==> run H <==
==> flow/design.v <==
module fa(
    input a,
    input b,
    input cin,
    output s,
    output cout
);
    assign s = a ^ b  ^ cin;
    assign cout = (a & b) ^ (cin & (a ^ b));
endmodule
module ha(
    input a,
    input b,
    output s,
    output cout
);
    assign s = a ^ b;
    assign cout = a & b;
endmodule
module basic_unit_ha_and(
    input in_x,
    input in_a,
    input in_b,
    output s,
    output cout
);
    wire in_y;
    assign in_y = in_a & in_b;
    assign s = in_x ^ in_y;
    assign cout = in_x & in_y;
endmodule
module basic_unit_fa_and(
    input in_x,
    input in_a,
    input in_b,
    input cin,
    output s,
    output cout
);
    wire in_y;
    assign in_y = in_a & in_b;
    assign s = in_x ^ in_y ^ cin;
    assign cout = (in_x & in_y) ^ (cin & (in_x ^ in_y));
endmodule
module adder_16bit(
    input   [15:0] a,
    input   [15:0] b,
    output  [15:0] out
);
    wire [15:0] s;
    wire [15:0] cout;
    ha i_ha_0 (.a(a[0]), .b(b[0]), .s(s[0]), .cout(cout[0]));
    generate 
        genvar i_adder;
        for(i_adder=1; i_adder<16; i_adder=i_adder+1) begin: adder_for_bits
            fa i_fa (.a(a[i_adder]), .b(b[i_adder]), .cin(cout[i_adder-1]), .s(s[i_adder]), .cout(cout[i_adder]));
        end
    endgenerate
    assign out[15:0] = s[15:0];
endmodule
module lut(
    input [3:0] index,
    output reg [15:0] ei_radian,
    output reg [15:0] tanei
);
    always@(*)
    begin
        case(index)
        4'b0000: begin
            ei_radian = 16'b0000000000000000;
            tanei = 16'h0000;
        end
        4'b0001: begin
            ei_radian = 16'b0110010010000111;
            tanei = 16'h8000;
        end
        4'b0010: begin
            ei_radian = 16'b0011101101011000;
            tanei = 16'h4000;
        end
        4'b0011: begin
            ei_radian = 16'b0001111101011011;
            tanei = 16'h2000;
        end
        4'b0100: begin
            ei_radian = 16'b0000111111101010;
            tanei = 16'h1000;
        end
        4'b0101: begin
            ei_radian = 16'b0000011111111101;
            tanei = 16'h0800;
        end
        4'b0110: begin
            ei_radian = 16'b0000001111111111;
            tanei = 16'h0400;
        end
        4'b0111: begin
            ei_radian = 16'b0000000111111111;
            tanei = 16'h0200;
        end
        4'b1000: begin
            ei_radian = 16'b0000000011111111;
            tanei = 16'h0100;
        end
        4'b1001: begin
            ei_radian = 16'b0000000001111111;
            tanei = 16'h0080;
        end
        4'b1010: begin
            ei_radian = 16'b0000000000111111;
            tanei = 16'h0040;
        end
        4'b1011: begin
            ei_radian = 16'b0000000000011111;
            tanei = 16'h0020;
        end
        4'b1100: begin
            ei_radian = 16'b0000000000001111;
            tanei = 16'h0010;
        end
        4'b1101: begin
            ei_radian = 16'b0000000000000111;
            tanei = 16'h0008;
        end
        4'b1110: begin
            ei_radian = 16'b0000000000000011;
            tanei = 16'h0004;
        end
        4'b1110: begin
            ei_radian = 16'b0000000000000001;
            tanei = 16'h0002;
        end
        default: begin
            ei_radian = 16'b0000000000000000;
            tanei = 16'h0000;
        end
        endcase
    end
endmodule
module add_or_sub_unit(
    input neg,
    input [15:0] ei_radian,
    input [15:0] inner_angle,
    output [15:0] new_inner_angle
);
    wire [15:0] signed_ei_radian;
    assign signed_ei_radian = neg ? {{~{ei_radian}+1}} : ei_radian;
    adder_16bit i_adder_16b_0 (.a(signed_ei_radian), .b(inner_angle), .out(new_inner_angle));
endmodule
module unsigned_unit_first_line(
    input [15:0] in_a,
    input  in_b,
    output [15:0] s
);
    generate
        genvar i_and;
        for(i_and=0;i_and<16;i_and=i_and+1) begin: unsigned_unit_second_line_generate
            assign s[i_and] = in_a[i_and] & in_b;
        end
    endgenerate
endmodule
module unsigned_unit_second_line(
    input [15:0] in_x,
    input [15:0] in_a,
    input  in_b,
    output [15:0] s,
    output [15:0] cout
);
    generate
        genvar i_buh;
        for(i_buh=0;i_buh<16;i_buh=i_buh+1) begin: unsigned_unit_second_line_generate
            basic_unit_ha_and   i_buha  (.in_x(in_x[i_buh]), .in_a(in_a[i_buh]), .in_b(in_b), .s(s[i_buh]), .cout(cout[i_buh]));
        end
    endgenerate
endmodule
module unsigned_unit_line(
    input [15:0] in_x,
    input [15:0] in_a,
    input  in_b,
    input [15:0] cin,
    output [15:0] s,
    output [15:0] cout
);
    generate
        genvar i_buf;
        for(i_buf=0;i_buf<16;i_buf=i_buf+1) begin: unsigned_unit_second_line_generate
            basic_unit_fa_and   i_bufa  (.in_x(in_x[i_buf]), .in_a(in_a[i_buf]), .in_b(in_b), .cin(cin[i_buf]), .s(s[i_buf]), .cout(cout[i_buf]));
        end
    endgenerate
endmodule
module multiply_and_add_unit(
    input [15:0] in,
    input [15:0] a,
    input [15:0] b,
    input neg,
    output [15:0] out
);
    wire [15:0] s_line [15:0];
    wire [15:0] cout_line [15:1];
    unsigned_unit_first_line    i_bul_0 (.in_a(a), .in_b(b[0]), .s(s_line[0]));
    unsigned_unit_second_line   i_bul_1 (.in_x({1'b0, s_line[0][15:1]}), .in_a(a), .in_b(b[1]), .s(s_line[1]), .cout(cout_line[1]));
    unsigned_unit_line          i_bul_2 (.in_x({1'b0, s_line[1][15:1]}), .in_a(a), .in_b(b[2]), .cin(cout_line[1]), .s(s_line[2]), .cout(cout_line[2]));
    generate
        genvar i_bul_mac;
        for(i_bul_mac=2;i_bul_mac<16;i_bul_mac=i_bul_mac+1) begin: unsigned_unit_line_generate
            unsigned_unit_line  i_bul_mac_unit (.in_x({1'b0, s_line[i_bul_mac-1][15:1]}), .in_a(a), .in_b(b[i_bul_mac]), .cin(cout_line[i_bul_mac-1]), .s(s_line[i_bul_mac]), .cout(cout_line[i_bul_mac]));
        end
    endgenerate
    wire [31:0] product_32b;
    generate
        genvar i_s;
        for(i_s=0;i_s<16;i_s=i_s+1) begin: unsigned_output_low_generate
            assign product_32b[i_s] = s_line[i_s][0];
        end
    endgenerate
    adder_16bit i_adder_16b_0 (.a({s_line[15][15:0]}), .b(cout_line[15]), .out(product_32b[31:16]));
    wire [15:0] pos_or_neg;
    assign pos_or_neg = neg ? {{~{product_32b[31:16]}+1}} : {product_32b[31:16]};
    adder_16bit i_adder_16b_1 (.a(in), .b(pos_or_neg), .out(out));
endmodule
module cordic (
    input clk,
    input rst_n,
    input start,
    input [15:0] angle,
    output reg [15:0] cos,
    output reg [15:0] sin
);
    reg [15:0] sampled_angle;
    reg [15:0] inner_angle;
    reg working;
    reg [3:0] state;
    wire [15:0] ei_radian;
    wire [15:0] tanei;
    wire [15:0] new_inner_angle;
    wire [15:0] new_sin;
    wire [15:0] new_cos;
    wire neg;
    always@(posedge clk or negedge rst_n) begin
        if (!rst_n == 1'b1) begin
            sampled_angle <= 16'b0;
        end
        else begin
            if (start == 1'b1) begin
                sampled_angle <= angle;
            end
            else begin
                sampled_angle <= sampled_angle;
            end
        end
    end
    always@(posedge clk or negedge rst_n) begin
        if (!rst_n == 1'b1) begin
            inner_angle <= 16'b0;
        end
        else begin
            if (start == 1'b1) begin
                inner_angle <= 16'b0;
            end
            else begin
                inner_angle <= new_inner_angle;
            end
        end
    end
    always@(posedge clk or negedge rst_n) begin
        if (!rst_n == 1'b1) begin
            working <= 1'b0;
        end
        else begin
            if (start == 1'b1) begin
                working <= 1'b1;
            end
            else begin
                if (state == 4'b1111) begin
                    working <= 1'b0;
                end
                else begin
                    working <= working;
                end
            end
        end
    end
    always@(posedge clk or negedge rst_n) begin
        if (!rst_n == 1'b1) begin
            state <= 4'b0;
        end
        else begin
            if (start == 1'b1) begin
                state <= 4'b0;
            end
            else begin
                if (working == 1'b0) begin
                    state <= 4'b0;
                end
                else begin
                    state <= state + 1;
                end
            end
        end
    end
    always@(posedge clk or negedge rst_n) begin
        if (!rst_n == 1'b1) begin
            sin <= 16'b0;
        end
        else begin
            if (start == 1'b1) begin
                sin <= 16'b0;
            end
            else begin
                if (working == 1'b0) begin
                    sin <= sin;
                end
                else begin
                    sin <= new_sin;
                end
            end
        end
    end
    always@(posedge clk or negedge rst_n) begin
        if (!rst_n == 1'b1) begin
            cos <= 16'b0;
        end
        else begin
            if (start == 1'b1) begin
                cos <= 16'b0100110110111010;
            end
            else begin
                if (working == 1'b0) begin
                    cos <= cos;
                end
                else begin
                    cos <= new_cos;
                end
            end
        end
    end
    lut i_lut_0 (.index(state), .ei_radian(ei_radian),  .tanei(tanei));
    assign neg = (inner_angle <= sampled_angle) ? 0 : 1;
    add_or_sub_unit i_aoru (.neg(neg), .ei_radian(ei_radian), .inner_angle(inner_angle), .new_inner_angle(new_inner_angle));
    multiply_and_add_unit i_mac_cos (.in(cos), .a(tanei), .b(sin), .neg(~neg), .out(new_cos));
    multiply_and_add_unit i_mac_sin (.in(sin), .a(tanei), .b(cos), .neg(neg), .out(new_sin));
endmodule
==> flow/run.sh <==
#!/bin/bash
# the make line also repeats each setting of config.mk as NAME=value (left out here)
make -C /OpenROAD-flow-scripts/flow DESIGN_CONFIG=/design/flow/config.mk WORK_HOME=/design/flow/orfs CLKGATE_MAP_FILE= finish
==> flow/config.mk <==
export PLATFORM = sky130hd
export DESIGN_NAME = cordic
export DESIGN_NICKNAME = cordic
export VERILOG_FILES = /design/flow/design.v
export SDC_FILE = /design/flow/constraint.sdc
export NUM_CORES = 4
export LEC_CHECK = 0
export ABC_AREA = 1
export CAP_MARGIN = 20
export CORE_MARGIN = 2
export CORE_UTILIZATION = 72
export CTS_CLUSTER_DIAMETER = 348
export CTS_CLUSTER_SIZE = 100
export PLACE_DENSITY = 0.37
export SLEW_MARGIN = 20
export TNS_END_PERCENT = 10
==> flow/constraint.sdc <==
create_clock -name core_clock -period 10.0 [get_ports {clk}]
set_input_delay 2.0000 -clock core_clock [delete_from_list [all_inputs] [get_ports {clk}]]
set_output_delay 2.0000 -clock core_clock [all_outputs]
set_load 0.01 [all_outputs]
==> run P (differences from run H) <==
--- a/flow/config.mk
+++ b/flow/config.mk
@@ -9,8 +9,6 @@
 export CAP_MARGIN = 20
 export CORE_MARGIN = 2
 export CORE_UTILIZATION = 72
-export CTS_CLUSTER_DIAMETER = 348
-export CTS_CLUSTER_SIZE = 100
-export PLACE_DENSITY = 0.37
+export CTS_CLUSTER_SIZE = 97
+export PLACE_DENSITY = 0.38
 export SLEW_MARGIN = 20
-export TNS_END_PERCENT = 10
==> flow/constraint.sdc (replaced) <==
create_clock -name core_clock -period 10.1 [get_ports {clk}]
set_input_delay 2.0200 -clock core_clock [delete_from_list [all_inputs] [get_ports {clk}]]
set_output_delay 2.0200 -clock core_clock [all_outputs]
set_load 0.01 [all_outputs]
==> run M (differences from run H) <==
==> flow/config.mk (replaced) <==
export PLATFORM = sky130hd
export DESIGN_NAME = cordic
export DESIGN_NICKNAME = cordic
export VERILOG_FILES = /design/flow/design.v
export SDC_FILE = /design/flow/constraint.sdc
export NUM_CORES = 4
export LEC_CHECK = 0
export CAP_MARGIN = 20
export CORE_MARGIN = 2
export CORE_UTILIZATION = 72
export CTS_CLUSTER_DIAMETER = 228
export SLEW_MARGIN = 20
export TNS_END_PERCENT = 75
==> flow/constraint.sdc (replaced) <==
create_clock -name core_clock -period 14.0 [get_ports {clk}]
set_input_delay 2.8000 -clock core_clock [delete_from_list [all_inputs] [get_ports {clk}]]
set_output_delay 2.8000 -clock core_clock [all_outputs]
set_load 0.01 [all_outputs]
==> run Z (differences from run H) <==
--- a/flow/config.mk
+++ b/flow/config.mk
@@ -9,8 +9,8 @@
 export CAP_MARGIN = 20
 export CORE_MARGIN = 2
 export CORE_UTILIZATION = 72
-export CTS_CLUSTER_DIAMETER = 348
-export CTS_CLUSTER_SIZE = 100
-export PLACE_DENSITY = 0.37
+export CTS_CLUSTER_DIAMETER = 397
+export CTS_CLUSTER_SIZE = 97
+export PLACE_DENSITY = 0.38
 export SLEW_MARGIN = 20
-export TNS_END_PERCENT = 10
+export TNS_END_PERCENT = 20
==> flow/constraint.sdc (replaced) <==
create_clock -name core_clock -period 7.95 [get_ports {clk}]
set_input_delay 1.5900 -clock core_clock [delete_from_list [all_inputs] [get_ports {clk}]]
set_output_delay 1.5900 -clock core_clock [all_outputs]
set_load 0.01 [all_outputs]
==> qor summary <==
metric	run M	run P	run Z	run H
Run status	failed layout checks	failed layout checks	failed layout checks	failed layout checks
Violated checks	negative setup slack	negative setup slack	negative setup slack	negative setup slack
Start point of the worst hold path	sampled_angle[1]$_DFFE_PN0P_	sampled_angle[1]$_DFFE_PN0P_	sampled_angle[8]$_DFFE_PN0P_	sampled_angle[0]$_DFFE_PN0P_
Layout multi-input combinational cell count	1,342	1,368	1,368	1,368
Net switching share of the total power	49.8%	50.6%	51.0%	50.4%
Combinational cell fraction of total power	70.0%	77.1%	79.0%	76.8%
Global placement routability congestion	0.877	0.939	0.964	0.936
Register area	1730 um2	1730 um2	1730 um2	1730 um2
Core outline area	24,100 um2	22,600 um2	22,600 um2	22,600 um2
CP Launch Point	state[0]$_DFF_PN0_	state[1]$_DFF_PN0_	state[3]$_DFF_PN0_	state[0]$_DFF_PN0_
Wire length of the first global-routing pass	70.6 mm	76.2 mm	77.9 mm	73.9 mm
Power after layout	2.27 mW	3.69 mW	4.84 mW	3.43 mW
Chip area	25,500 um2	24,200 um2	24,200 um2	24,200 um2
Clock Network Area Fraction	1.52%	1.75%	1.65%	1.54%
Total detailed-routing wirelength	41.4 mm	48.9 mm	50.5 mm	44.4 mm
Met3 layer usage reported by global route	4.86%	6.99%	8.64%	6.32%
Setup repair bufs after CTS	2	23	6	3
Critical R2R Launch	state[0]$_DFF_PN0_	state[1]$_DFF_PN0_	state[3]$_DFF_PN0_	state[0]$_DFF_PN0_
Power is estimated from default activity; no workload was simulated.
